==> flow/design.v (excerpt) <==
module drawing_line_top(
    input logic clk,
    input logic rst,
    output logic Hsync,
    output logic Vsync,
    output logic [3:0] vgaRed,
    output logic [3:0] vgaGreen,
    output logic [3:0] vgaBlue,
    input logic [11:0] x0,y0,x1,y1,
    output logic disp_en,
    output logic vga_clk,
    output logic [11:0] v_cntr, h_cntr
    );
For scale: about 3,900 cells after synthesis, about 31,000 um^2 of cells after synthesis.
==> flow/config.mk <==
export PLATFORM = sky130hd
export DESIGN_NAME = drawing_line_top
export DESIGN_NICKNAME = drawing_line_top
export VERILOG_FILES = /design/flow/design.v
export SDC_FILE = /design/flow/constraint.sdc
export NUM_CORES = 4
export LEC_CHECK = 0
export ABC_AREA = 0
export CAP_MARGIN = 0
export CELL_PAD_IN_SITES_GLOBAL_PLACEMENT = 0
export CORE_ASPECT_RATIO = 0.73
export CORE_MARGIN = 2
export CORE_UTILIZATION = 72
export CTS_CLUSTER_DIAMETER = 364
export CTS_CLUSTER_SIZE = 22
export MAX_ROUTING_LAYER = met4
export PLACE_DENSITY_LB_ADDON = 0.01
export SETUP_SLACK_MARGIN = 0.73
export SLEW_MARGIN = 30
==> flow/constraint.sdc <==
create_clock -name core_clock -period 5.35 [get_ports {clk}]
set_input_delay 1.0700 -clock core_clock [delete_from_list [all_inputs] [get_ports {clk}]]
set_output_delay 1.0700 -clock core_clock [all_outputs]
set_load 0.01 [all_outputs]
run.sh (not shown) runs the stock make flow with config.mk's settings and CLKGATE_MAP_FILE=.
The starting point completed with no timing, DRC or antenna violations.
Next try:
ABC_AREA = not set   (was 0)
CAP_MARGIN = 20   (was 0)
CELL_PAD_IN_SITES_GLOBAL_PLACEMENT = not set   (was 0)
CORE_ASPECT_RATIO = not set   (was 0.73)
CORE_UTILIZATION = 40   (was 72)
CTS_CLUSTER_DIAMETER = not set   (was 364)
CTS_CLUSTER_SIZE = not set   (was 22)
MAX_ROUTING_LAYER = not set   (was met4)
PLACE_DENSITY_LB_ADDON = not set   (was 0.01)
SETUP_SLACK_MARGIN = not set   (was 0.73)
SLEW_MARGIN = 20   (was 30)
clock period = 6.11 ns   (was 5.35 ns; I/O delays follow)
After rerunning: Maximum frequency goes down by 12%; count of clock-buffer cells in the layout goes up by 28; via count goes down by 19%; setup slack is better by 0.083 ns; non-clock buffer count goes down by 234; critical path depth does not change; power goes down by 22%.
Next try:
CORE_UTILIZATION = 64   (was 40)
SETUP_SLACK_MARGIN = 1.27   (was not set)
clock period = 6.73 ns   (was 6.11 ns; I/O delays follow)
The changed run finished with timing, DRC and antenna clean.
Synthesized cell count does not change.
Worst setup slack improves by 0.78 ns.
Wire length went up by 1.5%.
Sequential share of layout area went up by 0.31 points.
Final area went down by 1.4%.
Next try:
CORE_UTILIZATION = 62   (was 64)
CTS_CLUSTER_SIZE = 95   (was not set)
SETUP_SLACK_MARGIN = not set   (was 1.27)
clock period = 6.32 ns   (was 6.73 ns; I/O delays follow)
What happened:
- routed wire length goes up by about 0.9%
- final area barely changes
- combinational power goes up by 6.2%
- critical path depth goes up by 1
- synthesized area does not change
- setup slack got worse by 0.86 ns
- final cell count goes up by 1.2%
- power goes up by about 7%
- maximum frequency goes down by about 8%
- clock-buffer cell count goes down by 5
- non-clock buffer count goes up by 5
Next try:
ABC_AREA = 1   (was not set)
CORE_UTILIZATION = 72   (was 62)
CTS_CLUSTER_DIAMETER = 399   (was not set)
PLACE_DENSITY = 0.39   (was not set)
SETUP_SLACK_MARGIN = -0.31   (was not set)
clock period = 3.7 ns   (was 6.32 ns; I/O delays follow)
=> The changed run did not get past 5_1_grt; synthesized cell count goes up by 26%; die area fell by 9.5%; area after synthesis rises by 4.9%.
Next try:
CORE_UTILIZATION = 71   (was 72)
CTS_CLUSTER_DIAMETER = 394   (was 399)
CTS_CLUSTER_SIZE = 99   (was 95)
PLACE_DENSITY = 0.37   (was 0.39)
SETUP_SLACK_MARGIN = not set   (was -0.31)
TNS_END_PERCENT = 10   (was not set)
clock period = 3.46 ns   (was 3.7 ns; I/O delays follow)
The new run ended with an error in 5_1_grt, error GRT-0116.
Area after synthesis stays the same.
Synthesized cell count is unchanged.
Die area went up by about 1.4%.

---

drawing_line_top again, from the RTL that the note above started with.
Settings: LEC_CHECK=0, ABC_AREA=1, CAP_MARGIN=0, CORE_ASPECT_RATIO=0.66, CORE_MARGIN=2, CORE_UTILIZATION=40, CTS_CLUSTER_SIZE=81, GPL_TIMING_DRIVEN=0, HOLD_SLACK_MARGIN=0.16, MAX_ROUTING_LAYER=met4, PLACE_DENSITY_LB_ADDON=0.26, SLEW_MARGIN=20, TNS_END_PERCENT=30; clock period 10.0 ns.
The starting point finished clean.
Next try:
ABC_AREA = not set   (was 1)
CAP_MARGIN = 20   (was 0)
CORE_ASPECT_RATIO = not set   (was 0.66)
CORE_UTILIZATION = 70   (was 40)
CTS_CLUSTER_DIAMETER = 354   (was not set)
CTS_CLUSTER_SIZE = not set   (was 81)
GPL_TIMING_DRIVEN = not set   (was 0)
HOLD_SLACK_MARGIN = not set   (was 0.16)
PLACE_DENSITY_LB_ADDON = not set   (was 0.26)
TNS_END_PERCENT = not set   (was 30)
clock period = 4.22 ns   (was 10.0 ns; I/O delays follow)
Effect:
- With this change the flow stopped in global routing (5_1_grt) (GRT-0232)
- synthesized area drops by a few percent
- die size falls by well over a third
- synthesized cell count went down by about a fifth
Next try:
CORE_UTILIZATION = 58   (was 70)
CTS_CLUSTER_DIAMETER = not set   (was 354)
CTS_CLUSTER_SIZE = 97   (was not set)
MAX_ROUTING_LAYER = not set   (was met4)
clock period = 6.79 ns   (was 4.22 ns; I/O delays follow)
Effect: The changed run went through all stages and came out clean. Synthesized cell count does not change. Synthesized area is unchanged. Die size goes up by 20%.
Next try:
ABC_AREA = 1   (was not set)
PLACE_DENSITY_LB_ADDON = 0.08   (was not set)
clock period = 4.48 ns   (was 6.79 ns; I/O delays follow)
Effect: Cell area rises by 12%; flip-flop count stays the same; sequential share of layout area falls by 2.3 points; fmax rises by about 43%.
No activity file was given, so power comes from the tool's default toggle rates.
